## design/flow/config.mk

```make
export PLATFORM = sky130hd
export DESIGN_NAME = sd_encr_device
export DESIGN_NICKNAME = sd_encr_device
export VERILOG_FILES = /design/flow/design.v
export SDC_FILE = /design/flow/constraint.sdc
export NUM_CORES = 4
export LEC_CHECK = 0
export CAP_MARGIN = 20
export CORE_MARGIN = 2
export CORE_UTILIZATION = 58
export SETUP_SLACK_MARGIN = 1.43
export SLEW_MARGIN = 20
```

## design/flow/constraint.sdc

```tcl
create_clock -name core_clock -period 7.91 [get_ports {clk}]
set_input_delay 1.5820 -clock core_clock [delete_from_list [all_inputs] [get_ports {clk}]]
set_output_delay 1.5820 -clock core_clock [all_outputs]
set_load 0.01 [all_outputs]
```

## design/flow/design.v

```verilog
module spi_transactor (
    input wire clk,
    input wire rst_n,
    input wire spi_clk_rising,
    input wire spi_clk_falling,
    input wire start,
    input wire [7:0] tx_data,
    output reg [7:0] rx_data,
    output reg done,
    output wire active,
    output reg spi_mosi,
    input wire spi_miso
);
    reg [7:0] tx_shift;
    reg [7:0] rx_shift;
    reg [3:0] bit_cnt;
    reg busy;
    assign active = busy;
    always @(posedge clk or negedge rst_n) begin
        if (!rst_n) begin
            spi_mosi <= 1'b1;
            rx_data  <= 8'h00;
            tx_shift <= 8'h00;
            rx_shift <= 8'h00;
            bit_cnt  <= 4'd0;
            done     <= 1'b0;
            busy     <= 1'b0;
        end else begin
            done <= 1'b0;
            if (start && !busy) begin
                busy     <= 1'b1;
                tx_shift <= tx_data;
                rx_shift <= 8'h00;
                bit_cnt  <= 4'd0;
                spi_mosi <= tx_data[7];   
            end
            else if (busy) begin
                if (spi_clk_rising) begin
                    rx_shift <= {rx_shift[6:0], spi_miso};
                    bit_cnt  <= bit_cnt + 1'd1;
                end
                if (spi_clk_falling) begin
                    if (bit_cnt == 4'd8) begin
                        rx_data  <= rx_shift;
                        done     <= 1'b1;
                        busy     <= 1'b0;
                        spi_mosi <= 1'b1;
                    end else begin
                        tx_shift <= {tx_shift[6:0], 1'b0};
                        spi_mosi <= tx_shift[6];
                    end
                end
            end
        end
    end
endmodule
module SD_Controller (
    input  wire        clk,
    input  wire        rst_n,
    input  wire [511:0] write_data,
    input  wire        write_data_ready,
    output reg  [511:0] read_data,
    output reg         read_ready,
    output reg         ready,
    output wire        spi_clk,
    output wire        spi_cs_n,
    output wire        spi_mosi,
    input  wire        spi_miso
);
parameter CLK_DIV            = 5;
parameter POWERUP_CLK_CYCLES = 80;
parameter CMD_RETRY_MAX      = 2000;
parameter BLOCK_BYTES        = 64;
parameter READ_TIMEOUT       = 1024;
reg [3:0] clk_div_cnt;
reg       spi_clk_reg;
reg       spi_clk_rise_reg;
reg       spi_clk_fall_reg;
wire      spi_active;
assign    spi_clk = spi_clk_reg;
always @(posedge clk or negedge rst_n) begin
    if (!rst_n) begin
        clk_div_cnt       <= 4'd0;
        spi_clk_reg       <= 1'b0;
        spi_clk_rise_reg  <= 1'b0;
        spi_clk_fall_reg  <= 1'b0;
    end else begin
        spi_clk_rise_reg  <= 1'b0;
        spi_clk_fall_reg  <= 1'b0;
        if (!spi_active) begin
            clk_div_cnt       <= 4'd0;
            spi_clk_reg       <= 1'b0;
        end else if (clk_div_cnt == (CLK_DIV-1)) begin
            clk_div_cnt       <= 4'd0;
            spi_clk_reg       <= ~spi_clk_reg;
            if (~spi_clk_reg) spi_clk_rise_reg <= 1'b1;
            else              spi_clk_fall_reg <= 1'b1;
        end else begin
            clk_div_cnt <= clk_div_cnt + 1'd1;
        end
    end
end
reg        tx_start;
reg  [7:0] tx_data;
wire [7:0] rx_data;
wire       tx_done;
wire       spi_mosi_wire;
assign     spi_mosi = spi_mosi_wire;
spi_transactor u_spi (
    .clk            (clk),
    .rst_n          (rst_n),
    .spi_clk_rising (spi_clk_rise_reg),
    .spi_clk_falling(spi_clk_fall_reg),
    .start          (tx_start),
    .tx_data        (tx_data),
    .rx_data        (rx_data),
    .done           (tx_done),
    .active         (spi_active),
    .spi_mosi       (spi_mosi_wire),
    .spi_miso       (spi_miso)
);
reg spi_cs_n_reg;
assign spi_cs_n = spi_cs_n_reg;
localparam
    S_IDLE          = 8'd0,
    S_POWERUP       = 8'd1,
    S_CMD0          = 8'd2, S_CMD0_SEND = 8'd3, S_CMD0_WAIT = 8'd4,
    S_CMD8          = 8'd5, S_CMD8_SEND = 8'd6, S_CMD8_WAIT = 8'd7,
    S_CMD59         = 8'd8, S_CMD59_SEND = 8'd9, S_CMD59_WAIT = 8'd10,
    S_CMD55         = 8'd11, S_CMD55_SEND = 8'd12, S_CMD55_WAIT = 8'd13,
    S_ACMD41        = 8'd14, S_ACMD41_SEND = 8'd15, S_ACMD41_WAIT = 8'd16,
    S_CMD58         = 8'd17, S_CMD58_SEND = 8'd18, S_CMD58_WAIT = 8'd19,
    S_CMD16         = 8'd20, S_CMD16_SEND = 8'd21, S_CMD16_WAIT = 8'd22,
    S_READ_CMD      = 8'd23, S_READ_SEND = 8'd24, S_READ_WAIT = 8'd25,
    S_READ_TOKEN    = 8'd26,
    S_READ_DATA     = 8'd27,
    S_WRITE_WAIT    = 8'd28,
    S_WRITE_CMD     = 8'd29, S_WRITE_SEND = 8'd30, S_WRITE_RWAIT = 8'd31,
    S_WRITE_TOKEN   = 8'd32,
    S_WRITE_DATA    = 8'd33,
    S_WRITE_RESP    = 8'd34,
    S_WRITE_BUSY    = 8'd35,
    S_ERROR         = 8'd99;
reg [15:0] powerup_cnt;
reg [15:0] retry_cnt;
reg [15:0] byte_cnt;
reg  [6:0] block_idx;
reg [15:0] timeout;
reg        waiting;
reg        is_sd2;
reg  [7:0] r7_resp[0:4];
reg [31:0] block_addr;
wire [7:0] write_byte;
reg  [7:0] rx_byte;
reg        resp_valid;
reg  [3:0] resp_idx;
reg  [7:0] resp_retry_cnt;
reg [15:0] resp_timeout_cnt;
reg  [7:0] resp_mask;
reg  [7:0] resp_value;
reg  [3:0] resp_bytes_needed;
reg  [7:0] next_state_after_resp;
integer i;
assign write_byte = write_data[511 - 8*block_idx[5:0] -: 8];
always @(posedge clk or negedge rst_n) begin
    if (!rst_n) rx_byte <= 8'hFF;
    else if (tx_done) rx_byte <= rx_data;
end
reg [7:0] state;
always @(posedge clk or negedge rst_n) begin
    if (!rst_n) begin
        state            <= S_IDLE;
        spi_cs_n_reg     <= 1'b1;
        tx_start         <= 1'b0;
        ready            <= 1'b0;
        read_ready       <= 1'b0;
        powerup_cnt      <= 16'd0;
        retry_cnt        <= 16'd0;
        byte_cnt         <= 16'd0;
        block_idx        <= 7'd0;
        timeout          <= 16'd0;
        waiting          <= 1'b0;
        is_sd2           <= 1'b0;
        block_addr       <= 32'd0;
        read_data        <= 512'd0;
        resp_idx         <= 4'd0;
        resp_valid       <= 1'b0;
        resp_retry_cnt   <= 8'd0;
        resp_timeout_cnt <= 16'd0;
        for (i = 0; i < 5; i = i + 1) r7_resp[i] <= 8'd0;
    end else begin
        tx_start   <= 1'b0;
        read_ready <= 1'b0;
        resp_valid <= 1'b0;
        case (state)
            S_IDLE: begin
                ready        <= 1'b0;
                spi_cs_n_reg <= 1'b1;
                state        <= S_POWERUP;
            end
            S_POWERUP: begin
                spi_cs_n_reg <= 1'b1;
                if (powerup_cnt < POWERUP_CLK_CYCLES) begin
                    if (!waiting) begin
                        tx_data  <= 8'hFF;
                        tx_start <= 1'b1;
                        waiting  <= 1'b1;
                    end else if (tx_done) begin
                        waiting     <= 1'b0;
                        powerup_cnt <= powerup_cnt + 1'd1;
                    end
                end else begin
                    state <= S_CMD0;
                end
            end
            S_CMD0: begin
                spi_cs_n_reg <= 1'b0;
                byte_cnt     <= 16'd0;
                waiting      <= 1'b0;
                resp_retry_cnt <= 8'd0;
                resp_timeout_cnt <= 16'd0;
                state        <= S_CMD0_SEND;
            end
            S_CMD0_SEND: begin
                if (!waiting && byte_cnt < 6) begin
                    case (byte_cnt)
                        0: tx_data <= 8'h40;
                        1: tx_data <= 8'h00;
                        2: tx_data <= 8'h00;
                        3: tx_data <= 8'h00;
                        4: tx_data <= 8'h00;
                        5: tx_data <= 8'h95;
                    endcase
                    tx_start <= 1'b1;
                    waiting  <= 1'b1;
                    byte_cnt <= byte_cnt + 1'd1;
                end else if (tx_done && waiting) begin
                    waiting <= 1'b0;
                    if (byte_cnt == 6) begin
                        resp_mask          <= 8'hFF;
                        resp_value         <= 8'h01;
                        resp_bytes_needed  <= 4'd1;
                        next_state_after_resp <= S_CMD8;
                        state              <= S_CMD0_WAIT;
                    end
                end
            end
            S_CMD0_WAIT: begin
                if (!waiting) begin
                    tx_data  <= 8'hFF;
                    tx_start <= 1'b1;
                    waiting  <= 1'b1;
                    resp_timeout_cnt <= resp_timeout_cnt + 1'd1;
                end else if (tx_done) begin
                    waiting <= 1'b0;
                    if (rx_byte != 8'hFF) begin
                        resp_timeout_cnt <= 16'd0;
                        if ((rx_byte & resp_mask) == resp_value) begin
                            r7_resp[0] <= rx_byte;
                            state      <= next_state_after_resp;
                        end else resp_retry_cnt <= resp_retry_cnt + 1'd1;
                    end else if (resp_timeout_cnt > 16'd1000) begin
                        resp_retry_cnt <= resp_retry_cnt + 1'd1;
                    end
                    if (resp_retry_cnt >= 8'd10) begin
                        retry_cnt <= retry_cnt + 1'd1;
                        if (retry_cnt > CMD_RETRY_MAX) state <= S_ERROR;
                        else state <= S_CMD0;
                    end
                end
            end
            S_CMD8: begin
                spi_cs_n_reg <= 1'b0;
                byte_cnt     <= 16'd0;
                waiting      <= 1'b0;
                resp_retry_cnt <= 8'd0;
                resp_timeout_cnt <= 16'd0;
                state        <= S_CMD8_SEND;
            end
            S_CMD8_SEND: begin
                if (!waiting && byte_cnt < 6) begin
                    case (byte_cnt)
                        0: tx_data <= 8'h48;
                        1: tx_data <= 8'h00;
                        2: tx_data <= 8'h00;
                        3: tx_data <= 8'h01;
                        4: tx_data <= 8'hAA;
                        5: tx_data <= 8'h87;
                    endcase
                    tx_start <= 1'b1;
                    waiting  <= 1'b1;
                    byte_cnt <= byte_cnt + 1'd1;
                end else if (tx_done && waiting) begin
                    waiting <= 1'b0;
                    if (byte_cnt == 6) begin
                        resp_mask          <= 8'hFF;
                        resp_value         <= 8'h01;
                        resp_bytes_needed  <= 4'd5;
                        next_state_after_resp <= S_CMD59;
                        resp_idx           <= 4'd0;
                        state              <= S_CMD8_WAIT;
                    end
                end
            end
            S_CMD8_WAIT: begin
                if (!waiting) begin
                    tx_data  <= 8'hFF;
                    tx_start <= 1'b1;
                    waiting  <= 1'b1;
                    resp_timeout_cnt <= resp_timeout_cnt + 1'd1;
                end else if (tx_done) begin
                    waiting <= 1'b0;
                    if (rx_byte != 8'hFF) begin
                        resp_timeout_cnt <= 16'd0;
                        if ((rx_byte & resp_mask) == resp_value) begin
                            r7_resp[resp_idx] <= rx_byte;
                            if (resp_idx == resp_bytes_needed-1) begin
                                if (r7_resp[0]==8'h01 && r7_resp[3]==8'h01 && r7_resp[4]==8'hAA)
                                    is_sd2 <= 1'b1;
                                state <= next_state_after_resp;
                            end else begin
                                resp_idx <= resp_idx + 1'd1;
                            end
                        end else resp_retry_cnt <= resp_retry_cnt + 1'd1;
                    end else if (resp_timeout_cnt > 16'd1000) begin
                        resp_retry_cnt <= resp_retry_cnt + 1'd1;
                    end
                    if (resp_retry_cnt >= 8'd10) begin
                        retry_cnt <= retry_cnt + 1'd1;
                        if (retry_cnt > CMD_RETRY_MAX) state <= S_ERROR;
                        else state <= S_CMD0;
                    end
                end
            end
            S_CMD59: begin
                spi_cs_n_reg <= 1'b0;
                byte_cnt     <= 16'd0;
                waiting      <= 1'b0;
                state        <= S_CMD59_SEND;
            end
            S_CMD59_SEND: begin
                if (!waiting && byte_cnt < 6) begin
                    case (byte_cnt)
                        0: tx_data <= 8'h7B;
                        1: tx_data <= 8'h00;
                        2: tx_data <= 8'h00;
                        3: tx_data <= 8'h00;
                        4: tx_data <= 8'h00;
                        5: tx_data <= 8'h01;
                    endcase
                    tx_start <= 1'b1;
                    waiting  <= 1'b1;
                    byte_cnt <= byte_cnt + 1'd1;
                end else if (tx_done && waiting) begin
                    waiting <= 1'b0;
                    if (byte_cnt == 6) begin
                        resp_mask          <= 8'hFF;
                        resp_value         <= 8'h00;
                        resp_bytes_needed  <= 4'd1;
                        next_state_after_resp <= S_CMD55;
                        state              <= S_CMD59_WAIT;
                    end
                end
            end
            S_CMD59_WAIT: begin
                if (!waiting) begin
                    tx_data  <= 8'hFF;
                    tx_start <= 1'b1;
                    waiting  <= 1'b1;
                    resp_timeout_cnt <= resp_timeout_cnt + 1'd1;
                end else if (tx_done) begin
                    waiting <= 1'b0;
                    if (rx_byte != 8'hFF) begin
                        resp_timeout_cnt <= 16'd0;
                        if ((rx_byte & resp_mask) == resp_value) begin
                            state <= next_state_after_resp;
                        end else resp_retry_cnt <= resp_retry_cnt + 1'd1;
                    end else if (resp_timeout_cnt > 16'd1000) begin
                        resp_retry_cnt <= resp_retry_cnt + 1'd1;
                    end
                    if (resp_retry_cnt >= 8'd10) begin
                        retry_cnt <= retry_cnt + 1'd1;
                        if (retry_cnt > CMD_RETRY_MAX) state <= S_ERROR;
                        else state <= S_CMD0;
                    end
                end
            end
            S_CMD55: begin
                spi_cs_n_reg <= 1'b0;
                byte_cnt     <= 16'd0;
                waiting      <= 1'b0;
                state        <= S_CMD55_SEND;
            end
            S_CMD55_SEND: begin
                if (!waiting && byte_cnt < 6) begin
                    case (byte_cnt)
                        0: tx_data <= 8'h77;
                        1: tx_data <= 8'h00;
                        2: tx_data <= 8'h00;
                        3: tx_data <= 8'h00;
                        4: tx_data <= 8'h00;
                        5: tx_data <= 8'h65;
                    endcase
                    tx_start <= 1'b1;
                    waiting  <= 1'b1;
                    byte_cnt <= byte_cnt + 1'd1;
                end else if (tx_done && waiting) begin
                    waiting <= 1'b0;
                    if (byte_cnt == 6) begin
                        resp_mask          <= 8'hFF;
                        resp_value         <= 8'h01;
                        resp_bytes_needed  <= 4'd1;
                        next_state_after_resp <= S_ACMD41;
                        state              <= S_CMD55_WAIT;
                    end
                end
            end
            S_CMD55_WAIT: begin
                if (!waiting) begin
                    tx_data  <= 8'hFF;
                    tx_start <= 1'b1;
                    waiting  <= 1'b1;
                    resp_timeout_cnt <= resp_timeout_cnt + 1'd1;
                end else if (tx_done) begin
                    waiting <= 1'b0;
                    if (rx_byte != 8'hFF) begin
                        resp_timeout_cnt <= 16'd0;
                        if ((rx_byte & resp_mask) == resp_value) begin
                            state <= next_state_after_resp;
                        end else resp_retry_cnt <= resp_retry_cnt + 1'd1;
                    end else if (resp_timeout_cnt > 16'd1000) begin
                        resp_retry_cnt <= resp_retry_cnt + 1'd1;
                    end
                    if (resp_retry_cnt >= 8'd10) begin
                        retry_cnt <= retry_cnt + 1'd1;
                        if (retry_cnt > CMD_RETRY_MAX) state <= S_ERROR;
                        else state <= S_CMD0;
                    end
                end
            end
            S_ACMD41: begin
                spi_cs_n_reg <= 1'b0;
                byte_cnt     <= 16'd0;
                waiting      <= 1'b0;
                retry_cnt    <= retry_cnt + 1'd1;
                if (retry_cnt > CMD_RETRY_MAX) state <= S_ERROR;
                else state <= S_ACMD41_SEND;
            end
            S_ACMD41_SEND: begin
                if (!waiting && byte_cnt < 6) begin
                    case (byte_cnt)
                        0: tx_data <= 8'h69;
                        1: tx_data <= is_sd2 ? 8'h40 : 8'h00;
                        2: tx_data <= 8'h00;
                        3: tx_data <= 8'h00;
                        4: tx_data <= 8'h00;
                        5: tx_data <= 8'h01;
                    endcase
                    tx_start <= 1'b1;
                    waiting  <= 1'b1;
                    byte_cnt <= byte_cnt + 1'd1;
                end else if (tx_done && waiting) begin
                    waiting <= 1'b0;
                    if (byte_cnt == 6) begin
                        resp_mask          <= 8'hFF;
                        resp_value         <= 8'h00;
                        resp_bytes_needed  <= 4'd1;
                        next_state_after_resp <= S_CMD58;
                        state              <= S_ACMD41_WAIT;
                    end
                end
            end
            S_ACMD41_WAIT: begin
                if (!waiting) begin
                    tx_data  <= 8'hFF;
                    tx_start <= 1'b1;
                    waiting  <= 1'b1;
                    resp_timeout_cnt <= resp_timeout_cnt + 1'd1;
                end else if (tx_done) begin
                    waiting <= 1'b0;
                    if (rx_byte != 8'hFF) begin
                        resp_timeout_cnt <= 16'd0;
                        if ((rx_byte & resp_mask) == resp_value) begin
                            state <= next_state_after_resp;
                        end else resp_retry_cnt <= resp_retry_cnt + 1'd1;
                    end else if (resp_timeout_cnt > 16'd1000) begin
                        resp_retry_cnt <= resp_retry_cnt + 1'd1;
                    end
                    if (resp_retry_cnt >= 8'd10) begin
                        retry_cnt <= retry_cnt + 1'd1;
                        if (retry_cnt > CMD_RETRY_MAX) state <= S_ERROR;
                        else state <= S_CMD0;
                    end
                end
            end
            S_CMD58: begin
                spi_cs_n_reg <= 1'b0;
                byte_cnt     <= 16'd0;
                waiting      <= 1'b0;
                state        <= S_CMD58_SEND;
            end
            S_CMD58_SEND: begin
                if (!waiting && byte_cnt < 6) begin
                    case (byte_cnt)
                        0: tx_data <= 8'h7A;
                        1: tx_data <= 8'h00;
                        2: tx_data <= 8'h00;
                        3: tx_data <= 8'h00;
                        4: tx_data <= 8'h00;
                        5: tx_data <= 8'hFF;
                    endcase
                    tx_start <= 1'b1;
                    waiting  <= 1'b1;
                    byte_cnt <= byte_cnt + 1'd1;
                end else if (tx_done && waiting) begin
                    waiting <= 1'b0;
                    if (byte_cnt == 6) begin
                        resp_mask          <= 8'hFF;
                        resp_value         <= 8'h00;
                        resp_bytes_needed  <= 4'd5;
                        next_state_after_resp <= S_CMD16;
                        resp_idx           <= 4'd0;
                        state              <= S_CMD58_WAIT;
                    end
                end
            end
            S_CMD58_WAIT: begin
                if (!waiting) begin
                    tx_data  <= 8'hFF;
                    tx_start <= 1'b1;
                    waiting  <= 1'b1;
                    resp_timeout_cnt <= resp_timeout_cnt + 1'd1;
                end else if (tx_done) begin
                    waiting <= 1'b0;
                    if (rx_byte != 8'hFF) begin
                        resp_timeout_cnt <= 16'd0;
                        if ((rx_byte & resp_mask) == resp_value) begin
                            r7_resp[resp_idx] <= rx_byte;
                            if (resp_idx == resp_bytes_needed-1) state <= next_state_after_resp;
                            else resp_idx <= resp_idx + 1'd1;
                        end else resp_retry_cnt <= resp_retry_cnt + 1'd1;
                    end else if (resp_timeout_cnt > 16'd1000) begin
                        resp_retry_cnt <= resp_retry_cnt + 1'd1;
                    end
                    if (resp_retry_cnt >= 8'd10) begin
                        retry_cnt <= retry_cnt + 1'd1;
                        if (retry_cnt > CMD_RETRY_MAX) state <= S_ERROR;
                        else state <= S_CMD0;
                    end
                end
            end
            S_CMD16: begin
                spi_cs_n_reg <= 1'b0;
                byte_cnt     <= 16'd0;
                waiting      <= 1'b0;
                state        <= S_CMD16_SEND;
            end
            S_CMD16_SEND: begin
                if (!waiting && byte_cnt < 6) begin
                    case (byte_cnt)
                        0: tx_data <= 8'h50;
                        1: tx_data <= 8'h00;
                        2: tx_data <= 8'h00;
                        3: tx_data <= 8'h00;
                        4: tx_data <= 8'h40;    
                        5: tx_data <= 8'hFF;
                    endcase
                    tx_start <= 1'b1;
                    waiting  <= 1'b1;
                    byte_cnt <= byte_cnt + 1'd1;
                end else if (tx_done && waiting) begin
                    waiting <= 1'b0;
                    if (byte_cnt == 6) begin
                        resp_mask          <= 8'hFF;
                        resp_value         <= 8'h00;
                        resp_bytes_needed  <= 4'd1;
                        next_state_after_resp <= S_READ_CMD;
                        state              <= S_CMD16_WAIT;
                    end
                end
            end
            S_CMD16_WAIT: begin
                if (!waiting) begin
                    tx_data  <= 8'hFF;
                    tx_start <= 1'b1;
                    waiting  <= 1'b1;
                    resp_timeout_cnt <= resp_timeout_cnt + 1'd1;
                end else if (tx_done) begin
                    waiting <= 1'b0;
                    if (rx_byte != 8'hFF) begin
                        resp_timeout_cnt <= 16'd0;
                        if ((rx_byte & resp_mask) == resp_value) begin
                            state <= next_state_after_resp;
                        end else resp_retry_cnt <= resp_retry_cnt + 1'd1;
                    end else if (resp_timeout_cnt > 16'd1000) begin
                        resp_retry_cnt <= resp_retry_cnt + 1'd1;
                    end
                    if (resp_retry_cnt >= 8'd10) begin
                        retry_cnt <= retry_cnt + 1'd1;
                        if (retry_cnt > CMD_RETRY_MAX) state <= S_ERROR;
                        else state <= S_CMD0;
                    end
                end
            end
            S_READ_CMD: begin
                spi_cs_n_reg <= 1'b0;
                byte_cnt     <= 16'd0;
                block_idx    <= 7'd0;
                timeout      <= 16'd0;
                read_data    <= 512'd0;
                waiting      <= 1'b0;
                state        <= S_READ_SEND;
            end
            S_READ_SEND: begin
                if (!waiting && byte_cnt < 6) begin
                    case (byte_cnt)
                        0: tx_data <= 8'h51;
                        1: tx_data <= block_addr[23:16];
                        2: tx_data <= block_addr[15:8];
                        3: tx_data <= block_addr[7:0];
                        4: tx_data <= 8'h00;
                        5: tx_data <= 8'h01;
                    endcase
                    tx_start <= 1'b1;
                    waiting  <= 1'b1;
                    byte_cnt <= byte_cnt + 1'd1;
                end else if (tx_done && waiting) begin
                    waiting <= 1'b0;
                    if (byte_cnt == 6) begin
                        resp_mask          <= 8'hFF;
                        resp_value         <= 8'h00;
                        resp_bytes_needed  <= 4'd1;
                        next_state_after_resp <= S_READ_TOKEN;
                        state              <= S_READ_WAIT;
                    end
                end
            end
            S_READ_WAIT: begin
                if (!waiting) begin
                    tx_data  <= 8'hFF;
                    tx_start <= 1'b1;
                    waiting  <= 1'b1;
                    resp_timeout_cnt <= resp_timeout_cnt + 1'd1;
                end else if (tx_done) begin
                    waiting <= 1'b0;
                    if (rx_byte != 8'hFF) begin
                        resp_timeout_cnt <= 16'd0;
                        if ((rx_byte & resp_mask) == resp_value) begin
                            state <= next_state_after_resp;
                        end else resp_retry_cnt <= resp_retry_cnt + 1'd1;
                    end else if (resp_timeout_cnt > 16'd1000) begin
                        resp_retry_cnt <= resp_retry_cnt + 1'd1;
                    end
                    if (resp_retry_cnt >= 8'd10) begin
                        retry_cnt <= retry_cnt + 1'd1;
                        if (retry_cnt > CMD_RETRY_MAX) state <= S_ERROR;
                        else state <= S_CMD0;
                    end
                end
            end
            S_READ_TOKEN: begin
                if (!waiting) begin
                    tx_data  <= 8'hFF;
                    tx_start <= 1'b1;
                    waiting  <= 1'b1;
                end else if (tx_done) begin
                    waiting <= 1'b0;
                    if (rx_byte == 8'hFE) begin
                        block_idx <= 7'd0;
                        state     <= S_READ_DATA;
                    end else begin
                        timeout <= timeout + 1'd1;
                        if (timeout > READ_TIMEOUT) state <= S_ERROR;
                    end
                end
            end
            S_READ_DATA: begin
                if (!waiting) begin
                    tx_data  <= 8'hFF;
                    tx_start <= 1'b1;
                    waiting  <= 1'b1;
                end else if (tx_done) begin
                    waiting <= 1'b0;
                    read_data[511 - 8*block_idx -: 8] <= rx_byte;
                    if (block_idx == 7'd63) state <= S_WRITE_WAIT;
                    else block_idx <= block_idx + 1'd1;
                end
            end
            S_WRITE_WAIT: begin
                ready <= 1'b1;
                if (write_data_ready) begin
                    ready        <= 1'b0;
                    spi_cs_n_reg <= 1'b0;
                    byte_cnt     <= 16'd0;
                    block_idx    <= 7'd0;
                    waiting      <= 1'b0;
                    state        <= S_WRITE_CMD;
                end
            end
            S_WRITE_CMD: begin
                state <= S_WRITE_SEND;
            end
            S_WRITE_SEND: begin
                if (!waiting && byte_cnt < 6) begin
                    case (byte_cnt)
                        0: tx_data <= 8'h58;
                        1: tx_data <= block_addr[23:16];
                        2: tx_data <= block_addr[15:8];
                        3: tx_data <= block_addr[7:0];
                        4: tx_data <= 8'h00;
                        5: tx_data <= 8'h01;
                    endcase
                    tx_start <= 1'b1;
                    waiting  <= 1'b1;
                    byte_cnt <= byte_cnt + 1'd1;
                end else if (tx_done && waiting) begin
                    waiting <= 1'b0;
                    if (byte_cnt == 6) begin
                        resp_mask          <= 8'hFF;
                        resp_value         <= 8'h00;
                        resp_bytes_needed  <= 4'd1;
                        next_state_after_resp <= S_WRITE_TOKEN;
                        state              <= S_WRITE_RWAIT;
                    end
                end
            end
            S_WRITE_RWAIT: begin
                if (!waiting) begin
                    tx_data  <= 8'hFF;
                    tx_start <= 1'b1;
                    waiting  <= 1'b1;
                    resp_timeout_cnt <= resp_timeout_cnt + 1'd1;
                end else if (tx_done) begin
                    waiting <= 1'b0;
                    if (rx_byte != 8'hFF) begin
                        resp_timeout_cnt <= 16'd0;
                        if ((rx_byte & resp_mask) == resp_value) begin
                            state <= next_state_after_resp;
                        end else resp_retry_cnt <= resp_retry_cnt + 1'd1;
                    end else if (resp_timeout_cnt > 16'd1000) begin
                        resp_retry_cnt <= resp_retry_cnt + 1'd1;
                    end
                    if (resp_retry_cnt >= 8'd10) begin
                        retry_cnt <= retry_cnt + 1'd1;
                        if (retry_cnt > CMD_RETRY_MAX) state <= S_ERROR;
                        else state <= S_CMD0;
                    end
                end
            end
            S_WRITE_TOKEN: begin
                if (!waiting) begin
                    tx_data  <= 8'hFE;
                    tx_start <= 1'b1;
                    waiting  <= 1'b1;
                end else if (tx_done) begin
                    waiting <= 1'b0;
                    state   <= S_WRITE_DATA;
                end
            end
            S_WRITE_DATA: begin
                if (!waiting) begin
                    tx_data  <= write_byte;
                    tx_start <= 1'b1;
                    waiting  <= 1'b1;
                end else if (tx_done) begin
                    waiting <= 1'b0;
                    if (block_idx == 7'd63) state <= S_WRITE_RESP;
                    else block_idx <= block_idx + 1'd1;
                end
            end
            S_WRITE_RESP: begin
                if (!waiting) begin
                    tx_data  <= 8'hFF;
                    tx_start <= 1'b1;
                    waiting  <= 1'b1;
                end else if (tx_done) begin
                    waiting <= 1'b0;
                    if ((rx_byte & 8'h1F) == 8'h05) state <= S_WRITE_BUSY;
                end
            end
            S_WRITE_BUSY: begin
                if (!waiting) begin
                    tx_data  <= 8'hFF;
                    tx_start <= 1'b1;
                    waiting  <= 1'b1;
                end else if (tx_done) begin
                    waiting <= 1'b0;
                    if (rx_byte == 8'hFF) begin
                        block_addr <= block_addr + 32'd64;
                        spi_cs_n_reg <= 1'b1;
                        read_ready   <= 1'b1;
                        state        <= S_READ_CMD;
                    end
                end
            end
            S_ERROR: begin
                ready        <= 1'b0;
                spi_cs_n_reg <= 1'b1;
            end
            default: state <= S_ERROR;
        endcase
    end
end
endmodule
module regfile_1024bit (
    input  wire         clk,        
    input  wire         rw,         
    input  wire         sel,        
    input  wire [511:0] data_in,    
    output reg  [511:0] data_out    
);
    reg [1023:0] regfile;
    always @(posedge clk) begin
        if (rw) begin
            if (sel) begin
                regfile[1023:512] <= data_in;   
            end else begin
                regfile[511:0]   <= data_in;    
	    end
        end else begin
            if (sel) begin
                data_out <= regfile[1023:512];  
            end else begin 
                data_out <= regfile[511:0];     
       	    end 
	end
    end
endmodule
module xorEncr (clk, rst, start, rw_flag, done,
sd_data_in, sd_data_out, sd_data_valid, sd_ready, 
reg_file_rw, reg_file_sel, reg_file_data_out);
    parameter DATA_WIDTH = 512; 
    parameter KEY_WIDTH = 512; 
    input wire clk;
    input wire rst;
    input wire start;  
    input wire rw_flag;  
    output wire done;  
    input wire [DATA_WIDTH-1:0] sd_data_in;  
    output reg [DATA_WIDTH-1:0] sd_data_out;  
    input wire sd_data_valid;  
    input wire sd_ready;  
    output reg reg_file_rw;  
    output reg reg_file_sel;  
    input wire [KEY_WIDTH-1:0] reg_file_data_out;  
    localparam IDLE            = 4'b0000;
    localparam READ_DATA       = 4'b0001;
    localparam READ_KEY        = 4'b0010;
    localparam WAIT_KEY        = 4'b0011;
    localparam ENCRYPT         = 4'b0100;
    localparam WRITE_ENCRYPTED = 4'b0101;
    localparam READ_ENCRYPTED  = 4'b0110;
    localparam DECRYPT         = 4'b0111;
    localparam WRITE_DECRYPTED = 4'b1000;
    localparam DONE_STATE      = 4'b1001;
    reg [3:0] state, next_state;
    reg [DATA_WIDTH-1:0] data_buffer;       
    reg [KEY_WIDTH-1:0] key_buffer;         
    reg [DATA_WIDTH-1:0] result_buffer;     
    assign done = (state == DONE_STATE);   
    always @(posedge clk) begin
        if (rst) begin
            state <= IDLE;
            data_buffer <= {DATA_WIDTH{1'b0}};
            key_buffer <= {KEY_WIDTH{1'b0}};
            result_buffer <= {DATA_WIDTH{1'b0}};
        end else begin
            state <= next_state;
            case (state)
                READ_DATA: begin
                    if (sd_data_valid)
                        data_buffer <= sd_data_in;   
                end
                READ_ENCRYPTED: begin
                    if (sd_data_valid)
                        data_buffer <= sd_data_in;   
                end
                WAIT_KEY: begin
                    key_buffer <= reg_file_data_out;   
                end
                ENCRYPT: begin
                    result_buffer <= data_buffer ^ key_buffer;   
                end
                DECRYPT: begin
                    result_buffer <= data_buffer ^ key_buffer;   
                end
            endcase
        end
    end
    always @(*) begin
        next_state = state;
        sd_data_out = result_buffer;
        reg_file_rw = 1'b0;
        reg_file_sel = 1'b0;
        case (state)
            IDLE: begin
                if (start) begin
                    if (rw_flag == 1'b1)
                        next_state = READ_DATA;       
                    else
                        next_state = READ_ENCRYPTED;  
                end
            end
            READ_DATA: begin
                if (sd_data_valid)
                    next_state = READ_KEY;
            end
            READ_KEY: begin
                reg_file_rw = 1'b0;    
                reg_file_sel = 1'b0;   
                next_state = WAIT_KEY;
            end
            WAIT_KEY: begin
                next_state = ENCRYPT;
            end
            ENCRYPT: begin
                next_state = WRITE_ENCRYPTED;
            end
            WRITE_ENCRYPTED: begin
                sd_data_out = result_buffer;   
                if (sd_ready)
                    next_state = DONE_STATE;
            end
            READ_ENCRYPTED: begin
                if (sd_data_valid)
                    next_state = READ_KEY;
            end
            DECRYPT: begin
                next_state = WRITE_DECRYPTED;
            end
            WRITE_DECRYPTED: begin
                sd_data_out = result_buffer;   
                if (sd_ready)
                    next_state = DONE_STATE;
            end
            DONE_STATE: begin
                next_state = IDLE;
            end
            default: begin
                next_state = IDLE;
            end
        endcase
    end
endmodule
module sd_encr_device (
    input wire clk,                     
    input wire rst,                     
    input wire start,                   
    input wire rw_flag,                 
    output wire done,                   
    output wire sd_clk,
    output wire sd_cs_n,
    output wire sd_mosi,
    input  wire sd_miso,
    input wire key_rw,                  
    input wire key_sel,                 
    input wire [511:0] key_data_in,     
    output wire [511:0] key_data_out    
);
    wire sd_ready;
    wire sd_read_ready;
    wire sd_write_data_ready;
    wire [511:0] sd_data_in;
    wire [511:0] sd_data_out;
    reg xor_start;
    wire xor_done;
    wire [511:0] xor_sd_data_in;
    wire xor_sd_data_valid;
    wire xor_sd_ready;
    wire [511:0] xor_sd_data_out;
    wire reg_file_rw;
    wire reg_file_sel;
    wire [511:0] reg_file_data_out;
    reg sd_write_trigger;
    SD_Controller u_sd_controller (
        .clk              (clk),
        .rst_n            (~rst),
        .write_data       (sd_data_out),
        .write_data_ready (sd_write_data_ready),
        .read_data        (sd_data_in),
        .read_ready       (sd_read_ready),
        .ready            (sd_ready),
        .spi_clk          (sd_clk),
        .spi_cs_n         (sd_cs_n),
        .spi_mosi         (sd_mosi),
        .spi_miso         (sd_miso)
    );
    xorEncr #(
        .DATA_WIDTH(512),
        .KEY_WIDTH(512)
    ) u_xor_encr (
        .clk              (clk),
        .rst              (rst),
        .start            (xor_start),
        .rw_flag          (rw_flag),
        .done             (xor_done),
        .sd_data_in       (xor_sd_data_in),
        .sd_data_out      (xor_sd_data_out),
        .sd_data_valid    (xor_sd_data_valid),
        .sd_ready         (xor_sd_ready),
        .reg_file_rw      (reg_file_rw),
        .reg_file_sel     (reg_file_sel),
        .reg_file_data_out(reg_file_data_out)
    );
    regfile_1024bit u_regfile (
        .clk        (clk),
        .rw         (key_rw | reg_file_rw),         
        .sel        (key_sel & ~reg_file_rw),       
        .data_in    (key_data_in),
        .data_out   (key_data_out)
    );
    assign reg_file_data_out = key_data_out;
    localparam T_IDLE        = 3'd0;
    localparam T_WAIT_SD     = 3'd1;
    localparam T_TRIGGER_XOR = 3'd2;
    localparam T_WAIT_XOR    = 3'd3;
    localparam T_TRIGGER_SD  = 3'd4;
    localparam T_DONE        = 3'd5;
    reg [2:0] top_state, top_next;
    always @(posedge clk or posedge rst) begin
        if (rst)
            top_state <= T_IDLE;
        else
            top_state <= top_next;
    end
    always @(*) begin
        top_next = top_state;
        xor_start = 1'b0;
        sd_write_trigger = 1'b0;
        case (top_state)
            T_IDLE: begin
                if (start && sd_ready) begin
                    top_next = T_WAIT_SD;
                end
            end
            T_WAIT_SD: begin
                if (rw_flag) begin  
                    if (sd_ready)
                        top_next = T_TRIGGER_XOR;
                end else begin 
                    top_next = T_TRIGGER_XOR;
                end
            end
            T_TRIGGER_XOR: begin
                xor_start = 1'b1;
                top_next = T_WAIT_XOR;
            end
            T_WAIT_XOR: begin
                if (xor_done) begin
                    if (rw_flag)  
                        top_next = T_TRIGGER_SD;
                    else         
                        top_next = T_TRIGGER_SD;
                end
            end
            T_TRIGGER_SD: begin
                sd_write_trigger = 1'b1;
                if (sd_ready)
                    top_next = T_DONE;
            end
            T_DONE: begin
                top_next = T_IDLE;
            end
            default: top_next = T_IDLE;
        endcase
    end
    assign xor_sd_data_in    = sd_data_in;
    assign xor_sd_data_valid = sd_ready;
    assign xor_sd_ready      = sd_ready;
    assign sd_data_out       = xor_sd_data_out;
    assign sd_write_data_ready = sd_write_trigger;
    assign done = (top_state == T_DONE);
endmodule
```

## design/flow/run.sh

```bash
#!/bin/bash
# the make line also repeats each setting of config.mk as NAME=value (left out here)
make -C /OpenROAD-flow-scripts/flow DESIGN_CONFIG=/design/flow/config.mk WORK_HOME=/design/flow/orfs CLKGATE_MAP_FILE= finish
```

==> Table 3: Implementation characteristics, run 1 <==
Physical implementation characteristics

Parameter                              Value

Timing
  Count of endpoints failing setup in the final report .................. 0
  Rel. slew slack .................. 0.148
  Setup repair after global routing missed its margin .................. no
  Fraction of the cycle the final worst path needs .................. 0.784
  Least-Margin Pin Slew .................. about 1.3 ns
  Endpoints failing hold .................. 0
  Min Tclk post-route .................. ~6.2 ns
  FMAX .................. ~0.16 GHz
  Pins over their slew limit .................. 0
  Setup TNS .................. 0 ns
  Worst clock skew .................. roughly 0.069 ns

Logic synthesis
  Synthesized-area fraction occupied by adder cells .................. 0.00262
  Share of flip-flops with an asynchronous set or reset .................. 0.188
  Syn Area/Cell .................. approximately 13 sq um
  Main flop type .................. sky130_fd_sc_hd__edfxtp_1
  Post-Synth XOR/XNOR Area .................. 0.0354
  Max-area cell share .................. 0.325
  Most repeated cell in the gate-level netlist after synthesis .................. sky130_fd_sc_hd__edfxtp_1
  Post-synth top area cell .................. sky130_fd_sc_hd__edfxtp_1
  Share of synthesized area occupied by flip-flops and latches .................. 0.667
  Post-synthesis compound-gate area fraction .................. 0.0935
  Top logic cell family in the synthesized netlist .................. multiplexers
  Share of synthesized cell area in and, or, nand and nor gates .................. 0.0802
  Multiplexer share .................. 0.101
  Number of instances in the synthesized netlist .................. 11.1k
  Net count after synthesis .................. roughly 12k
  Yosys cell count .................. roughly 11k
  Number of different library cells in the post-synthesis netlist .................. about 93
  Top cells by area in the synthesized netlist .................. sky130_fd_sc_hd__edfxtp_1 (33%), sky130_fd_sc_hd__dfxtp_1 (22%), sky130_fd_sc_hd__dfrtp_1 (12%), sky130_fd_sc_hd__mux2_2 (4.2%), sky130_fd_sc_hd__mux2i_1 (4.0%)
  Number of synthesized register bits .................. 3,815
  Cell types with the highest counts after synthesis .................. sky130_fd_sc_hd__edfxtp_1 (1,551), sky130_fd_sc_hd__dfxtp_1 (1,548), sky130_fd_sc_hd__nand2_1 (1,185), sky130_fd_sc_hd__nor2_1 (1,183), sky130_fd_sc_hd__dfrtp_1 (705)
  Yosys-reported design area after synthesis .................. between 100,000 and 150,000 sq um
  Number of warnings issued by yosys .................. 6
  Number of enable flip-flop cells .................. 1,551
  Area of the mapped netlist .................. roughly 140,000 sq um

Min path
  Class of the tightest hold or removal check .................. reg -> reg
  Hold-critical path depth .................. 0
  Worst hold start .................. u_sd_controller.powerup_cnt[14]$_DFFE_PP0P_
  End of the worst hold path .................. u_sd_controller.powerup_cnt[14]$_DFFE_PP0P_

Worst setup path
  Sort of element at the start of the critical path .................. flop
  Critical-path maximum fanout .................. 37
  Worst reg2reg path startpoint .................. u_sd_controller.block_idx[0]$_DFFE_PP0P_
  Highest cell delay on the worst timing path .................. between 1 and 1.5 ns
  Endpoint arrival time on the critical path .................. ~7 ns
  Startpoint of the most critical setup path .................. u_sd_controller.block_idx[0]$_DFFE_PP0P_
  Library cell contributing the largest single delay on the critical path .................. sky130_fd_sc_hd__nor2_4
  Reg2reg end .................. u_sd_controller.read_data[127]$_DFFE_PP0P_
  Cell type with the highest occurrence count on the critical path .................. sky130_fd_sc_hd__ha_1
  Bufs and invs on worst path .................. 0
  Worst Reg2Reg Path Length in Cells .................. 11
  Depth of the critical timing path with buffers and inverters included .................. 11
  Crit Path Category .................. reg -> reg
  Family with the most delay on the worst path .................. simple AND/OR/NAND/NOR gates
  Worst-path cell chain .................. ha_1 -> nand3_1 -> or3_1 -> ha_1 -> nor4_1 -> a22oi_1 -> nor4_2 -> nand2_2 -> nor2_4 -> a21oi_1 -> a22o_1
  Data required time of the worst path .................. just under 9 ns
  Endpoint class of the critical path .................. flop
  End of the critical path .................. u_sd_controller.read_data[127]$_DFFE_PP0P_
  Setup slack, reg-to-reg .................. about 1.7 ns

Placement
  Number of buffer cells added on primary ports .................. 1,034
  Routability congestion estimate from global placement .................. about 0.93
  Number of placed instances, taps included .................. approximately 15k
  Detailed placement HPWL .................. roughly 270,000 um

Drt
  Wirelength per Cell .................. 26.3 um
  Via count .................. between 90k and 100k
  Vias per Instance .................. just under 6
  DRT Pass-1 Iters .................. 8
  Starting DRC count in detailed routing .................. between 9k and 10k
  Detail Route Antenna Nets .................. 0
  DRC violations left .................. 0
  Total wire length after detailed routing .................. 407,000 um

Die
  DIE AREA .................. 251,000 sq um
  Fp util .................. 0.583
  Die Y-Extent .................. ~500 um
  Std-Cell Core Area .................. between 200,000 and 250,000 sq um
  Number of cell rows .................. ~180
  Number of placed I/O pins .................. slightly above 1k
  Width of the die .................. 501 um

Clock tree
  Clock tree root buffer cell .................. sky130_fd_sc_hd__clkbuf_16
  Post-CTS Resized .................. 0
  Insertion delay to the later sink of the worst-skew pair .................. roughly 1 ns
  CTS tree .................. yes
  Total clock buffers created by CTS .................. approximately 390
  Clock transition time at the flip-flop clock pins of the worst setup and hold paths .................. approximately 0.060 ns
  Clock sink total .................. 3,815
  Number of buffers added for setup after CTS .................. 0
  Number of buffers between clock root and the deepest sink .................. 4
  Deepest level of the CTS H-tree .................. 5
  Hold-fix buffers at CTS .................. 0

Power
  Leakage power .................. ~58 nW
  Total power per unit cell area .................. ~240 nW/um^2
  Seq pwr share .................. 0.520
  Part of the total power dissipated in the clock network .................. 0.442
  Comb pwr share .................. 0.038
  Top power group .................. registers
  Highest ir drop seen on vdd .................. roughly 0.22 mV
  Internal power component .................. between 30 and 40 mW
  Sequential power .................. roughly 22 mW
  NetSw .................. 8.71 mW
  Switching power share of the total .................. 0.211
  P_comb .................. about 1.6 mW
  Clock network power .................. roughly 18 mW

Layout
  Synth-to-layout area growth .................. 18.1%
  Fin nets .................. 12.5k
  Non-filler instance count after layout .................. between 15k and 20k

Run
  Count of warning messages emitted by the tools .................. roughly 130
  Max-cap check violation count .................. 0

GRT
  Wire length of the first global-routing pass .................. just under 600,000 um
  All-layer global routing usage .................. 0.316
  Leftover overflow at the end of global routing .................. 0
  Vias in the first global route .................. between 80k and 90k
  Pin count of the biggest net entering global routing .................. about 210
  Number of antenna violations at the first check in global routing .................. 21

Run status
  Status .................. timing/DRC/antenna clean
## metrics by stage
step	hold WS [ns]	power, mW	util	setup slack [ns]	instance area, sq um
global route	0.391	42.5	0.688	1.71	169000
finish	0.377	41.4	0.688	1.71	169000
CTS	0.381	41.6	0.688	1.83	169000
global placement	0.365	23.5	0.636	1.93	156000
detailed placement	0.367	23.5	0.636	1.86	156000
floorplan	0.396	22.6	-	-35.44	143000
## routing by layer
layer,part of all wire,vias up,wire length (um),GRT usage
met5,0.00019,-,78,0
met4,0.037,12,15000,0.110
met3,0.077,680,31200,0.0587
met2,0.46,3657,186000,0.488
met1,0.43,46411,174000,0.452
li1,-,41624,-,-
## cell type report
class	instances	area, sq um
flip-flops and latches	3815	95500
repair buffers	1149	11600
diodes	15	37.5
clock buffers	572	11600
inverters	45	176
well taps	3220	4030
clock inverters	147	1230
fillers	17470	76600
multi-input cells	6522	44900
==> inputs of run 2 (changes only) <==
- CORE_UTILIZATION: 58 -> 56
- CTS_CLUSTER_DIAMETER: unset -> 391
- HOLD_SLACK_MARGIN: unset -> 0.29
- SETUP_SLACK_MARGIN: 1.43 -> -0.57
- TNS_END_PERCENT: unset -> 5
- clock period: 7.91 -> 8.11 ns (I/O delays scaled with it)
==> run 2 against run 1 <==
  * Largest power group unchanged
  * Sequential share of layout area is essentially flat
  * Via count shrank 0.17%
  * Critical path type unchanged
  * Highest routed layer unchanged
  * Non-clock buffer count grew 11
  * Register-to-register slack gained 0.34 ns
  * Sequential cell count is the same
==> Table 3: Implementation characteristics, run 2 <==
Physical implementation characteristics

Parameter                              Value

Run status
  Status .................. timing/DRC/antenna clean

Layout
  Synth-to-layout area growth .................. 18.2% (about the same)
  Fin nets .................. 12.5k (+0.064%)

Worst setup path
  Cell type with the highest occurrence count on the critical path .................. sky130_fd_sc_hd__ha_1
  Worst-path cell chain .................. ha_1 -> nand3_1 -> or3_1 -> ha_1 -> nor4bb_1 -> nand2_1 -> nor4_2 -> nand2_2 -> buf_4 -> nor2_4 -> a21oi_1 -> a22o_1
  Critical-path maximum fanout .................. 42 (+14%)
  Library cell contributing the largest single delay on the critical path .................. sky130_fd_sc_hd__dfrtp_4
  Startpoint of the most critical setup path .................. u_sd_controller.block_idx[1]$_DFFE_PP0P_
  Setup slack, reg-to-reg .................. 2.05 ns (+0.34 ns)
  Bufs and invs on worst path .................. 1 (+1)
  Endpoint class of the critical path .................. flop
  Worst Reg2Reg Path Length in Cells .................. 12 (+1)
  Endpoint arrival time on the critical path .................. 6.86 ns (-0.15 ns)
  Reg2reg end .................. u_sd_controller.read_data[237]$_DFFE_PP0P_
  Sort of element at the start of the critical path .................. flop
  Family with the most delay on the worst path .................. simple AND/OR/NAND/NOR gates
  Depth of the critical timing path with buffers and inverters included .................. 12 (+1)
  End of the critical path .................. u_sd_controller.read_data[237]$_DFFE_PP0P_
  Highest cell delay on the worst timing path .................. 0.97 ns (-0.05 ns)
  Crit Path Category .................. reg -> reg
  Data required time of the worst path .................. 8.91 ns (+0.19 ns)
  Worst reg2reg path startpoint .................. u_sd_controller.block_idx[1]$_DFFE_PP0P_

Logic synthesis
  Number of instances in the synthesized netlist .................. 11.1k (unchanged)
  Share of synthesized cell area in and, or, nand and nor gates .................. 0.0802 (unchanged)
  Yosys-reported design area after synthesis .................. 143,000 sq um (unchanged)
  Main flop type .................. sky130_fd_sc_hd__edfxtp_1
  Number of synthesized register bits .................. 3,815 (unchanged)
  Net count after synthesis .................. 11.6k (unchanged)
  Area of the mapped netlist .................. 143,000 sq um (unchanged)
  Number of warnings issued by yosys .................. 6 (unchanged)
  Yosys cell count .................. 11.1k (unchanged)
  Share of flip-flops with an asynchronous set or reset .................. 0.188 (unchanged)
  Number of enable flip-flop cells .................. 1,551 (unchanged)
  Top cells by area in the synthesized netlist .................. sky130_fd_sc_hd__edfxtp_1 (33%), sky130_fd_sc_hd__dfxtp_1 (22%), sky130_fd_sc_hd__dfrtp_1 (12%), sky130_fd_sc_hd__mux2_2 (4.2%), sky130_fd_sc_hd__mux2i_1 (4.0%)
  Top logic cell family in the synthesized netlist .................. multiplexers
  Multiplexer share .................. 0.101 (unchanged)
  Cell types with the highest counts after synthesis .................. sky130_fd_sc_hd__edfxtp_1 (1,551), sky130_fd_sc_hd__dfxtp_1 (1,548), sky130_fd_sc_hd__nand2_1 (1,185), sky130_fd_sc_hd__nor2_1 (1,183), sky130_fd_sc_hd__dfrtp_1 (705)
  Number of different library cells in the post-synthesis netlist .................. 93 (unchanged)
  Post-synth top area cell .................. sky130_fd_sc_hd__edfxtp_1
  Most repeated cell in the gate-level netlist after synthesis .................. sky130_fd_sc_hd__edfxtp_1
  Share of synthesized area occupied by flip-flops and latches .................. 0.667 (unchanged)
  Post-synthesis compound-gate area fraction .................. 0.0935 (unchanged)
  Post-Synth XOR/XNOR Area .................. 0.0354 (unchanged)
  Syn Area/Cell .................. 12.9 sq um (unchanged)
  Synthesized-area fraction occupied by adder cells .................. 0.00262 (unchanged)
  Max-area cell share .................. 0.325 (unchanged)

Die
  Number of cell rows .................. 185 (+1.6%)
  Die Y-Extent .................. 510 um (+1.8%)
  Number of placed I/O pins .................. 1,035 (unchanged)
  Std-Cell Core Area .................. 254,000 sq um (+3.4%)
  Width of the die .................. 510 um (+1.8%)
  Fp util .................. 0.563 (-0.0194)
  DIE AREA .................. 260,000 sq um (+3.5%)

Timing
  Count of endpoints failing setup in the final report .................. 0 (unchanged)
  FMAX .................. 0.165 GHz (+2.3%)
  Pins over their slew limit .................. 0 (unchanged)
  Rel. slew slack .................. 0.167 (+0.0192)
  Setup TNS .................. 0 ns (unchanged)
  Worst clock skew .................. 0.0864 ns (+0.0170 ns)
  Fraction of the cycle the final worst path needs .................. 0.747 (-0.0369)
  Min Tclk post-route .................. 6.06 ns (-0.142 ns)
  Least-Margin Pin Slew .................. 1.25 ns (-0.0334 ns)
  Setup repair after global routing missed its margin .................. no
  Endpoints failing hold .................. 0 (unchanged)

Min path
  Worst hold start .................. u_sd_controller.powerup_cnt[15]$_DFFE_PP0P_
  Class of the tightest hold or removal check .................. reg -> reg
  Hold-critical path depth .................. 0 (unchanged)
  End of the worst hold path .................. u_sd_controller.powerup_cnt[15]$_DFFE_PP0P_

Clock tree
  Post-CTS Resized .................. 0 (unchanged)
  Clock transition time at the flip-flop clock pins of the worst setup and hold paths .................. 0.06 ns (about the same)
  Number of buffers added for setup after CTS .................. 0 (unchanged)
  Deepest level of the CTS H-tree .................. 5 (unchanged)
  CTS tree .................. yes
  Clock tree root buffer cell .................. sky130_fd_sc_hd__clkbuf_16
  Total clock buffers created by CTS .................. 390 (-0.76%)
  Hold-fix buffers at CTS .................. 0 (unchanged)
  Number of buffers between clock root and the deepest sink .................. 4 (unchanged)
  Insertion delay to the later sink of the worst-skew pair .................. 0.98 ns (about the same)
  Clock sink total .................. 3,815 (unchanged)

Drt
  Vias per Instance .................. 5.90 (-1.1%)
  Uppermost routed layer .................. met5
  DRC violations left .................. 0 (unchanged)
  Length of routed wiring on met1 .................. 180,000 um (+3.4%)
  Total wire length after detailed routing .................. 412,000 um (+1.2%)
  Amount of wire on met3 after detailed routing .................. 29,400 um (-6.1%)
  Starting DRC count in detailed routing .................. 9,580 (-2.5%)
  Wirelength per Cell .................. 26.3 um (+0.24%)
  Via count .................. 92.2k (-0.17%)
  DRT Pass-1 Iters .................. 8 (unchanged)
  Met2 routed WL .................. 186,000 um (-0.18%)
  Detail Route Antenna Nets .................. 0 (unchanged)

Placement
  Routability congestion estimate from global placement .................. 0.899 (-2.8%)
  Number of buffer cells added on primary ports .................. 1,034 (unchanged)
  Detailed placement HPWL .................. 276,000 um (+1.6%)

Power
  Seq pwr share .................. 0.523 (+0.003)
  Power after layout .................. 40.1 mW (-2.9%)
  NetSw .................. 8.43 mW (-3.3%)
  P_comb .................. 1.54 mW (about the same)
  Switching power share of the total .................. 0.210 (-0.000728)
  Total power per unit cell area .................. 237 nW/um^2 (-3.0%)
  Sequential power .................. 21.0 mW (-2%)
  Comb pwr share .................. 0.038 (about the same)
  Clock network power .................. 17.6 mW (-4%)
  Highest ir drop seen on vdd .................. 0.245 mV (+14%)
  Leakage power .................. 58.1 nW (about the same)
  Internal power component .................. 31.7 mW (-2.8%)
  Part of the total power dissipated in the clock network .................. 0.439 (-0.003)
  Top power group .................. registers

GRT
  Number of antenna violations at the first check in global routing .................. 35 (+67%)
  Pin count of the biggest net entering global routing .................. 226 (+9.2%)
  Wire length of the first global-routing pass .................. 595,000 um (+0.29%)
  Vias in the first global route .................. 89.5k (-0.44%)
  Leftover overflow at the end of global routing .................. 0 (unchanged)
  All-layer global routing usage .................. 0.309 (-0.00771)

Run
  Max-cap check violation count .................. 0 (unchanged)
  Count of warning messages emitted by the tools .................. 101 (-23%)
-- run 2: per-layer routing --
layer | vias to the layer above | GRT usage
li1 | 41670 | -
met1 | 46452 | 0.445
met2 | 3363 | 0.469
met3 | 709 | 0.0573
met4 | 32 | 0.112
met5 | - | 0
-- run 2: layout make-up --
type | instances | area (sq um)
Timing Repair Buffer | 1160 | 11700
Sequential cell | 3815 | 95500
Antenna cell | 16 | 40.0
Multi-Input combinational cell | 6522 | 44900
Clock buffer | 595 | 11500
Fill cell | 18604 | 84900
Tap cell | 3366 | 4210
Inverter | 45 | 180
Clock inverter | 119 | 1100
-- run 2: stage by stage --
| stage | setup WS, ns | std cells | util | hold WS (ns) | instance area, sq um |
|---|---|---|---|---|---|
| 6_report | 2.05 | 15638 | 0.666 | 0.379 | 169000 |
| 5_1_grt | 1.92 | 15626 | 0.666 | 0.389 | 169000 |
| 4_1_cts | 2.26 | 15621 | 0.666 | 0.383 | 169000 |
| 3_5_place_dp | 2.23 | 14907 | 0.616 | 0.368 | 157000 |
| 3_3_place_gp | 2.21 | 14905 | 0.616 | 0.365 | 156000 |
| 2_1_floorplan | -35.28 | 11076 | - | 0.396 | 143000 |
==> inputs of run 3 (changes only) <==
- CORE_ASPECT_RATIO: unset -> 0.71
- CORE_UTILIZATION: 56 -> 72
- CTS_CLUSTER_DIAMETER: 391 -> 376
- CTS_CLUSTER_SIZE: unset -> 14
- HOLD_SLACK_MARGIN: 0.29 -> unset
- PLACE_DENSITY_LB_ADDON: unset -> 0.0
- SETUP_SLACK_MARGIN: -0.57 -> 1.12
- clock period: 8.11 -> 3.92 ns (I/O delays scaled with it)
==> run 3 against run 2 <==
  * Highest routed layer unchanged
  * Fmax is 81% higher
  * Wire length is 8.2% higher
  * Core utilization is 19 points higher
  * Sequential power is 110% higher
  * Register-to-register slack worse by 1.5 ns
  * Sequential share of layout area is 0.32 points higher
  * Still clean
  * Non-clock buffer count is 217 higher
  * Worst hold slack worse by 0.15 ns
==> Table 3: Implementation characteristics, run 3 <==
Physical implementation characteristics

Parameter                              Value

Min path
  Class of the tightest hold or removal check .................. in -> async

Power
  Highest ir drop seen on vdd .................. 0.415 mV (+69%)
  Part of the total power dissipated in the clock network .................. 0.390 (-0.049)
  Top power group .................. registers
  Comb pwr share .................. 0.043 (+0.005)
  P_comb .................. 3.31 mW (+110%)
  Switching power share of the total .................. 0.219 (+0.00892)
  Clock network power .................. 29.9 mW (+70%)
  Leakage power .................. 57.8 nW (-0.66%)
  Total power per unit cell area .................. 455 nW/um^2 (+92%)
  Internal power component .................. 59.8 mW (+89%)
  Seq pwr share .................. 0.567 (+0.044)
  NetSw .................. 16.8 mW (+99%)
  Sequential power .................. 43.4 mW (+110%)

Logic synthesis
  Multiplexer share .................. 0.101 (unchanged)
  Cell types with the highest counts after synthesis .................. sky130_fd_sc_hd__edfxtp_1 (1,551), sky130_fd_sc_hd__dfxtp_1 (1,548), sky130_fd_sc_hd__nand2_1 (1,185), sky130_fd_sc_hd__nor2_1 (1,183), sky130_fd_sc_hd__dfrtp_1 (705)
  Syn Area/Cell .................. 12.9 sq um (unchanged)
  Net count after synthesis .................. 11.6k (unchanged)
  Number of instances in the synthesized netlist .................. 11.1k (unchanged)
  Post-synthesis compound-gate area fraction .................. 0.0935 (unchanged)
  Number of synthesized register bits .................. 3,815 (unchanged)
  Max-area cell share .................. 0.325 (unchanged)
  Synthesized-area fraction occupied by adder cells .................. 0.00262 (unchanged)
  Share of synthesized area occupied by flip-flops and latches .................. 0.667 (unchanged)
  Share of synthesized cell area in and, or, nand and nor gates .................. 0.0802 (unchanged)
  Post-synth top area cell .................. sky130_fd_sc_hd__edfxtp_1
  Number of different library cells in the post-synthesis netlist .................. 93 (unchanged)
  Yosys cell count .................. 11.1k (unchanged)
  Post-Synth XOR/XNOR Area .................. 0.0354 (unchanged)
  Area of the mapped netlist .................. 143,000 sq um (unchanged)
  Number of enable flip-flop cells .................. 1,551 (unchanged)
  Yosys-reported design area after synthesis .................. 143,000 sq um (unchanged)
  Top cells by area in the synthesized netlist .................. sky130_fd_sc_hd__edfxtp_1 (33%), sky130_fd_sc_hd__dfxtp_1 (22%), sky130_fd_sc_hd__dfrtp_1 (12%), sky130_fd_sc_hd__mux2_2 (4.2%), sky130_fd_sc_hd__mux2i_1 (4.0%)
  Main flop type .................. sky130_fd_sc_hd__edfxtp_1
  Top logic cell family in the synthesized netlist .................. multiplexers
  Number of warnings issued by yosys .................. 6 (unchanged)
  Share of flip-flops with an asynchronous set or reset .................. 0.188 (unchanged)
  Most repeated cell in the gate-level netlist after synthesis .................. sky130_fd_sc_hd__edfxtp_1

Drt
  Via count .................. 100k (+8.5%)
  Total wire length after detailed routing .................. 445,000 um (+8.2%)
  Starting DRC count in detailed routing .................. 13.6k (+42%)
  DRT Pass-1 Iters .................. 8 (unchanged)
  Detail Route Antenna Nets .................. 0 (unchanged)
  Wirelength per Cell .................. 29.7 um (+13%)
  Vias per Instance .................. 6.68 (+13%)
  DRC violations left .................. 0 (unchanged)

Clock tree
  Clock tree root buffer cell .................. sky130_fd_sc_hd__clkbuf_16
  Hold-fix buffers at CTS .................. 0 (unchanged)
  Number of buffers between clock root and the deepest sink .................. 4 (unchanged)
  CTS tree .................. yes
  Insertion delay to the later sink of the worst-skew pair .................. 0.89 ns (-0.09 ns)
  Clock transition time at the flip-flop clock pins of the worst setup and hold paths .................. 0.08 ns (+0.02 ns)
  Clock sink total .................. 3,815 (unchanged)
  Total clock buffers created by CTS .................. 314 (-19%)
  Deepest level of the CTS H-tree .................. 5 (unchanged)

Worst setup path
  Reg2reg end .................. u_sd_controller.tx_data[2]$_DFFE_PP_
  End of the critical path .................. u_sd_controller.tx_data[2]$_DFFE_PP_
  Highest cell delay on the worst timing path .................. 0.58 ns (-0.39 ns)
  Endpoint class of the critical path .................. flop
  Crit Path Category .................. reg -> reg
  Setup slack, reg-to-reg .................. 0.57 ns (-1.48 ns)
  Worst reg2reg path startpoint .................. u_sd_controller.block_idx[1]$_DFFE_PP0P_
  Critical-path maximum fanout .................. 64 (+52%)
  Endpoint arrival time on the critical path .................. 3.94 ns (-2.92 ns)
  Worst-path cell chain .................. buf_8 -> mux4_2 -> mux4_2 -> mux2i_1 -> nor2_1 -> or4_1
  Library cell contributing the largest single delay on the critical path .................. sky130_fd_sc_hd__mux4_2
  Sort of element at the start of the critical path .................. flop
  Family with the most delay on the worst path .................. multiplexers
  Depth of the critical timing path with buffers and inverters included .................. 6 (-6)
  Bufs and invs on worst path .................. 1 (unchanged)
  Startpoint of the most critical setup path .................. u_sd_controller.block_idx[1]$_DFFE_PP0P_
  Cell type with the highest occurrence count on the critical path .................. sky130_fd_sc_hd__mux4_2
  Worst Reg2Reg Path Length in Cells .................. 6 (-6)
  Data required time of the worst path .................. 4.51 ns (-4.40 ns)

Timing
  Endpoints failing hold .................. 0 (unchanged)
  FMAX .................. 0.299 GHz (+81%)
  Pins over their slew limit .................. 0 (unchanged)
  Setup TNS .................. 0 ns (unchanged)
  Count of endpoints failing setup in the final report .................. 0 (unchanged)
  Fraction of the cycle the final worst path needs .................. 0.854 (+0.107)
  Rel. slew slack .................. 0.181 (+0.0138)
  Setup repair after global routing missed its margin .................. yes
  Min Tclk post-route .................. 3.35 ns (-2.71 ns)
  Least-Margin Pin Slew .................. 1.23 ns (-0.0162 ns)
  Worst clock skew .................. 0.0530 ns (-0.0334 ns)

Die
  DIE AREA .................. 202,000 sq um (-22%)
  Width of the die .................. 533 um (+4.6%)
  Number of placed I/O pins .................. 1,035 (unchanged)
  Fp util .................. 0.727 (+0.164)
  Std-Cell Core Area .................. 197,000 sq um (-23%)
  Number of cell rows .................. 137 (-26%)
  Die Y-Extent .................. 380 um (-25%)

GRT
  Pin count of the biggest net entering global routing .................. 238 (+5.3%)
  Number of antenna violations at the first check in global routing .................. 19 (-46%)
  Leftover overflow at the end of global routing .................. 0 (unchanged)
  Wire length of the first global-routing pass .................. 644,000 um (+8.2%)
  All-layer global routing usage .................. 0.427 (+0.118)
  Vias in the first global route .................. 98.6k (+10%)

Layout
  Fin nets .................. 12.6k (+1.1%)
  Final Cell Area .................. 168,000 sq um (-0.56%)
  Fill cell count .................. 8,839 (-52%)
  Synth-to-layout area growth .................. 17.5%
  Final Core Density .................. 0.854 (+0.189)

Placement
  Detailed placement HPWL .................. 282,000 um (+2.4%)
  Cell area after placement .................. 157,000 sq um (+0.56%)
  Routability congestion estimate from global placement .................. 1.05 (+17%)
  Number of buffer cells added on primary ports .................. 1,034 (unchanged)

Run status
  Status .................. timing/DRC/antenna clean

Run
  Max-cap check violation count .................. 0 (unchanged)
  Count of warning messages emitted by the tools .................. 80 (-21%)
==> run 3: timing repair <==
item	4_1_cts	5_1_grt
endpoints found under the setup margin	635	646
pin swaps	46	77
buffers inserted	12	19
gates resized	146	151
gates cloned	2	3
endpoints found under the hold margin	0	0
==> run 3: per-layer routing <==
layer,wire length (um),GRT usage,up-vias
li1,-,-,41824
met2,204000,0.656,6936
met5,97,0,-
met1,163000,0.572,49997
met3,57600,0.127,1287
met4,21500,0.177,16
==> run 3: cell type report <==
type | instances | area [sq um] | share of cell area
Sequential cell | 3815 | 95600 | 0.568
Multi-Input combinational cell | 6522 | 46000 | 0.273
Timing Repair Buffer | 1377 | 14100 | 0.0837
Clock buffer | 551 | 8900 | 0.0529
Tap cell | 2641 | 3300 | 0.0196
Clock inverter | 17 | 259 | 0.00154
Inverter | 45 | 180 | 0.00107
Antenna cell | 10 | 25.0 | 0.000149
==> run 3: through the flow <==
step                total power, mW  setup slack, ns  hold slack [ns]  instances
detailed placement             47.4           -0.188            0.367      14363
CTS                            76.4            0.635            0.201      14945
floorplan                      45.6           -38.64            0.396      11076
global route                   78.1            0.532            0.241      14978
finish                         76.6            0.572            0.233      14978
global placement               47.2           -0.133            0.365      14362
Power and IR drop assume default switching activity.
